==> flow/design.v (excerpt) <==
module FAdd(
    input rst,
    input clk,
    input  [31:0]               a,
    input  [31:0]               b,
    output reg [31:0]           c,
    output reg [2:0]           state
);
Size in the first run: ~140 flip-flops, ~100 I/O pins, ~13000 sq um of cells after synthesis.
Settings: LEC_CHECK=0, CAP_MARGIN=20, CORE_ASPECT_RATIO=1.03, CORE_MARGIN=3, CORE_UTILIZATION=70, CTS_CLUSTER_DIAMETER=28, GPL_ROUTABILITY_DRIVEN=1, MIN_ROUTING_LAYER=met1, SETUP_SLACK_MARGIN=1.05, SLEW_MARGIN=20, TNS_END_PERCENT=95; clock period 3.67 ns.
run.sh (not shown) runs the stock make flow with config.mk's settings and CLKGATE_MAP_FILE=.
The baseline never finished: it broke off in global routing (5_1_grt).
Rerun with:
- CORE_UTILIZATION: 70 -> 40
- CTS_CLUSTER_DIAMETER: 28 -> 397
- CTS_CLUSTER_SIZE: default -> 99
- PLACE_DENSITY_LB_ADDON: default -> 0.27
- SETUP_SLACK_MARGIN: 1.05 -> -0.26
- TNS_END_PERCENT: 95 -> default
- clock period: 3.67 -> 3.3 ns (I/O delays scaled with it)
- Now the flow completed and failed the layout checks on negative setup slack
- die area goes up by 71%
- synthesized area is unchanged
- synthesized cell count is unchanged
Rerun with:
- CORE_UTILIZATION: 40 -> 65
- CTS_CLUSTER_DIAMETER: 397 -> 28
- CTS_CLUSTER_SIZE: 99 -> default
- PLACE_DENSITY_LB_ADDON: 0.27 -> default
- SETUP_SLACK_MARGIN: -0.26 -> 0.19
- TNS_END_PERCENT: default -> 5
- clock period: 3.3 -> 3.67 ns (I/O delays scaled with it)
The new run reached the layout checks and failed them: negative setup slack.
Die size fell by 37%.
Routed wire length fell by 1.3%.
Synthesized cell count stays the same.
Utilization rose by 28 points.
Fmax fell by 6.6%.
Global-route usage rose by 15 points.
Worst hold slack is better by 0.069 ns.
First-iteration DRC count rose by 110%.
Power fell by 12%.
Final cell count fell by 15%.
Critical path depth fell by 2.

---

## JK
Starting RTL as in the previous note.
clock: 7.16 ns
lec_check: 0
cap_margin: 20
core_margin: 2
core_utilization: 72
cts_cluster_diameter: 384
cts_cluster_size: 100
place_density: 0.37
setup_slack_margin: -0.69
slew_margin: 20
--- input diff JK..MS ---
Settings: a change of CAP_MARGIN from 20 to 40; a change of CTS_CLUSTER_DIAMETER from 384 to 350; an added ABC_AREA of 1; a deleted SETUP_SLACK_MARGIN that had been -0.69; a change of CTS_CLUSTER_SIZE from 100 to 96; a change of the clock period (ns, I/O delays scaled along) from 7.16 to 3.06.
==> results <==
Looking at the reports, JK completed the entire flow and the layout it produced met the timing, DRC and antenna checks. MS did not stop at any stage, and its layout met the timing, DRC and antenna checks. Compared with JK, in MS portion of netlist area occupied by mux cells now sits lower, upper clock frequency limit now sits higher. Compared with JK, MS shows a number of iterations in the first detailed-routing pass that is 5 higher. For JK, the main combinational cell family by area after synthesis was AND-OR/OR-AND gates, unlike MS, where it was simple AND/OR/NAND/NOR gates.
What AL does differently from MS at the input level:
Settings: PLACE_DENSITY no longer set, was 0.37; ABC_AREA no longer set, was 1; CAP_MARGIN now 20, was 40; CORE_UTILIZATION now 38, was 72; CTS_CLUSTER_DIAMETER no longer set, was 350; CTS_CLUSTER_SIZE no longer set, was 96; the clock period (ns, I/O delays scaled along) now 5.36, was 3.06.
[summary]
Sort AL and MS by clock skew after layout asc -> top: AL. Taking AL as 1.0, MS lands at 3.2 on power. When the final numbers for AL and MS were put side by side, the global-route usage turned out to be greater in MS. On final standard cell utilization of the core: between AL and MS, it ends up higher for MS. Synthesized area in AL is about 17% below MS.
For TR, these inputs were changed with respect to AL:
Settings: changing CORE_UTILIZATION from 38 to 72; setting SETUP_SLACK_MARGIN to -0.4 for the first time; setting CTS_CLUSTER_SIZE to 14 for the first time; changing the clock period (ns, I/O delays scaled along) from 5.36 to 4.16.
--- outcome ---
Of AL and TR, only AL finishes the flow clean.
Ran to the end and failed final checks on setup timing: TR.
TR ends up with a met3 track demand over resource that is 5.5 points higher than in AL.
Between AL and TR, combinational fraction of the cell area is lower for AL, TR comes in above that.
As far as portion of netlist area occupied by mux cells goes, TR and AL are indistinguishable; the numbers are identical.
TR: worst setup slack 1300 ps below AL
For PW, these inputs were changed with respect to TR:
Settings: ABC_AREA: unset -> 1; CTS_CLUSTER_DIAMETER: unset -> 394; SETUP_SLACK_MARGIN: -0.4 -> 0.12; TNS_END_PERCENT: unset -> 5; CTS_CLUSTER_SIZE: 14 -> unset; the clock period (ns, I/O delays scaled along): 4.16 -> 2.05.
--- outcome ---
Tool error DPL-0038 stopped PW during 4_1_cts; no final results. PW ended with more total core area than TR. Taking TR over PW, the instance tally after logic synthesis ratio works out to 0.61. | total half-perimeter wirelength after legalization and detailed placement | higher: PW |.

---

Starting RTL as in the previous note.
==> flow/config.mk <==
export PLATFORM = sky130hd
export DESIGN_NAME = FAdd
export DESIGN_NICKNAME = FAdd
export VERILOG_FILES = /design/flow/design.v
export SDC_FILE = /design/flow/constraint.sdc
export NUM_CORES = 4
export LEC_CHECK = 0
export ABC_AREA = 1
export CAP_MARGIN = 20
export CORE_MARGIN = 2
export CORE_UTILIZATION = 40
export HOLD_SLACK_MARGIN = 0.3
export SLEW_MARGIN = 20
export TNS_END_PERCENT = 65
==> flow/constraint.sdc <==
create_clock -name core_clock -period 10.0 [get_ports {clk}]
set_input_delay 2.0000 -clock core_clock [delete_from_list [all_inputs] [get_ports {clk}]]
set_output_delay 2.0000 -clock core_clock [all_outputs]
set_load 0.01 [all_outputs]
Edit:
Settings changed: ABC_AREA 1 to not set, CORE_UTILIZATION 40 to 69, HOLD_SLACK_MARGIN 0.3 to not set, SETUP_SLACK_MARGIN set to 0.56, TNS_END_PERCENT 65 to not set.
Clock period 10.0 ns to 4.2 ns, I/O delays scaled along.
After rerunning: Register-to-register slack got worse by 5900 ps; sequential share of layout area is higher by 3.1 points; power is higher by 47%; setup slack got worse by 4500 ps; hold slack improved by 93 ps; synthesized cell count is lower by 39%; sequential power is higher by 84%; die area is lower by 51%; via count is lower by 15%.
Edit:
Settings changed: CORE_UTILIZATION 69 to 71, CTS_CLUSTER_DIAMETER set to 295, CTS_CLUSTER_SIZE set to 99, SETUP_SLACK_MARGIN 0.56 to not set.
Clock period 4.2 ns to 10.0 ns, I/O delays scaled along.
Outcome:
- setup slack improves by 4500 ps
- via count drops by 4.8%
- power shrinks by 61%
Edit:
Settings changed: CORE_UTILIZATION 71 to 40, CTS_CLUSTER_DIAMETER 295 to not set, CTS_CLUSTER_SIZE 99 to not set.
Clock period 10.0 ns to 5.36 ns, I/O delays scaled along.
Outcome:
- The new run ran to the end with no violations
- clock skew is about the same
- final area rises by a few percent
- hold slack stays flat
- synthesized cell count is unchanged
- area after synthesis stays the same
Edit:
Settings changed: CORE_UTILIZATION 40 to 55.
Clock period 5.36 ns to 7.16 ns, I/O delays scaled along.
Result: Wire length falls by about 6%; via count goes up by about 1.6%; non-clock buffer count falls by 15; critical path depth is lower by 1; clock skew goes up by 5.4 ps; worst setup slack gets better by 1400 ps; final area came out lower by about 2.2%; combinational power is lower by about 26%.

---

Starting RTL as in the previous note.
==> flow/config.mk <==
export PLATFORM = sky130hd
export DESIGN_NAME = FAdd
export DESIGN_NICKNAME = FAdd
export VERILOG_FILES = /design/flow/design.v
export SDC_FILE = /design/flow/constraint.sdc
export NUM_CORES = 4
export LEC_CHECK = 0
export CAP_MARGIN = 20
export CELL_PAD_IN_SITES_GLOBAL_PLACEMENT = 2
export CORE_ASPECT_RATIO = 0.84
export CORE_MARGIN = 2
export CORE_UTILIZATION = 61
export CTS_CLUSTER_DIAMETER = 328
export GPL_TIMING_DRIVEN = 0
export SLEW_MARGIN = 10
==> flow/constraint.sdc <==
create_clock -name core_clock -period 10.0 [get_ports {clk}]
set_input_delay 2.0000 -clock core_clock [delete_from_list [all_inputs] [get_ports {clk}]]
set_output_delay 2.0000 -clock core_clock [all_outputs]
set_load 0.01 [all_outputs]
The baseline aborted during global placement without I/O (3_1_place_gp_skip_io).
Next try:
==> flow/config.mk (replaced) <==
export PLATFORM = sky130hd
export DESIGN_NAME = FAdd
export DESIGN_NICKNAME = FAdd
export VERILOG_FILES = /design/flow/design.v
export SDC_FILE = /design/flow/constraint.sdc
export NUM_CORES = 4
export LEC_CHECK = 0
export CAP_MARGIN = 20
export CORE_MARGIN = 2
export CORE_UTILIZATION = 40
export CTS_CLUSTER_DIAMETER = 400
export CTS_CLUSTER_SIZE = 99
export SLEW_MARGIN = 20
export TNS_END_PERCENT = 15
Effect:
- This time the run completed with no timing, DRC or antenna violations
- area after synthesis is unchanged
- die area came out higher by 51%
- synthesized cell count does not change
Next try:
--- a/flow/config.mk
+++ b/flow/config.mk
@@ -9,6 +9,6 @@
 export CORE_MARGIN = 2
 export CORE_UTILIZATION = 40
-export CTS_CLUSTER_DIAMETER = 400
+export CTS_CLUSTER_DIAMETER = 399
 export CTS_CLUSTER_SIZE = 99
+export SETUP_SLACK_MARGIN = -0.98
 export SLEW_MARGIN = 20
-export TNS_END_PERCENT = 15
Outcome: The new run produced a clean layout. Routed wire length is unchanged. Combinational power is about the same. Setup slack is unchanged. Cell count is unchanged. Sequential share of layout area is unchanged. Maximum frequency is unchanged.
Next try:
--- a/flow/config.mk
+++ b/flow/config.mk
@@ -6,9 +6,13 @@
 export NUM_CORES = 4
 export LEC_CHECK = 0
+export ABC_AREA = 0
 export CAP_MARGIN = 20
+export CELL_PAD_IN_SITES_DETAIL_PLACEMENT = 2
+export CORE_ASPECT_RATIO = 0.89
 export CORE_MARGIN = 2
 export CORE_UTILIZATION = 40
-export CTS_CLUSTER_DIAMETER = 399
-export CTS_CLUSTER_SIZE = 99
-export SETUP_SLACK_MARGIN = -0.98
+export CTS_CLUSTER_DIAMETER = 190
+export GPL_TIMING_DRIVEN = 0
+export HOLD_SLACK_MARGIN = 0.3
 export SLEW_MARGIN = 20
+export TNS_END_PERCENT = 10
Final area increases by 2.4%.
Via count came out higher by 17%.
Global-route usage rose by 12 points.
Next try:
==> flow/config.mk (replaced) <==
export PLATFORM = sky130hd
export DESIGN_NAME = FAdd
export DESIGN_NICKNAME = FAdd
export VERILOG_FILES = /design/flow/design.v
export SDC_FILE = /design/flow/constraint.sdc
export NUM_CORES = 4
export LEC_CHECK = 0
export ABC_AREA = 1
export CAP_MARGIN = 20
export CORE_MARGIN = 2
export CORE_UTILIZATION = 71
export SLEW_MARGIN = 20
==> flow/constraint.sdc (replaced) <==
create_clock -name core_clock -period 2.18 [get_ports {clk}]
set_input_delay 0.4360 -clock core_clock [delete_from_list [all_inputs] [get_ports {clk}]]
set_output_delay 0.4360 -clock core_clock [all_outputs]
set_load 0.01 [all_outputs]
What happened: Now the flow ended with an error in clock tree synthesis (4_1_cts), error DPL-0038; die area went down by a quarter to a third; synthesized cell count went up by well over a third; synthesized area went up by about a fifth.
Next try:
--- a/flow/config.mk
+++ b/flow/config.mk
@@ -6,7 +6,6 @@
 export NUM_CORES = 4
 export LEC_CHECK = 0
-export ABC_AREA = 1
 export CAP_MARGIN = 20
 export CORE_MARGIN = 2
-export CORE_UTILIZATION = 71
+export CORE_UTILIZATION = 40
 export SLEW_MARGIN = 20
==> flow/constraint.sdc (replaced) <==
create_clock -name core_clock -period 10.0 [get_ports {clk}]
set_input_delay 2.0000 -clock core_clock [delete_from_list [all_inputs] [get_ports {clk}]]
set_output_delay 2.0000 -clock core_clock [all_outputs]
set_load 0.01 [all_outputs]
What happened: With this change the flow went through all stages and came out clean. Die size goes up by 47%. Synthesized cell count is lower by 39%. Synthesized area shrinks by 17%.
No activity file was given, so power comes from the tool's default toggle rates.
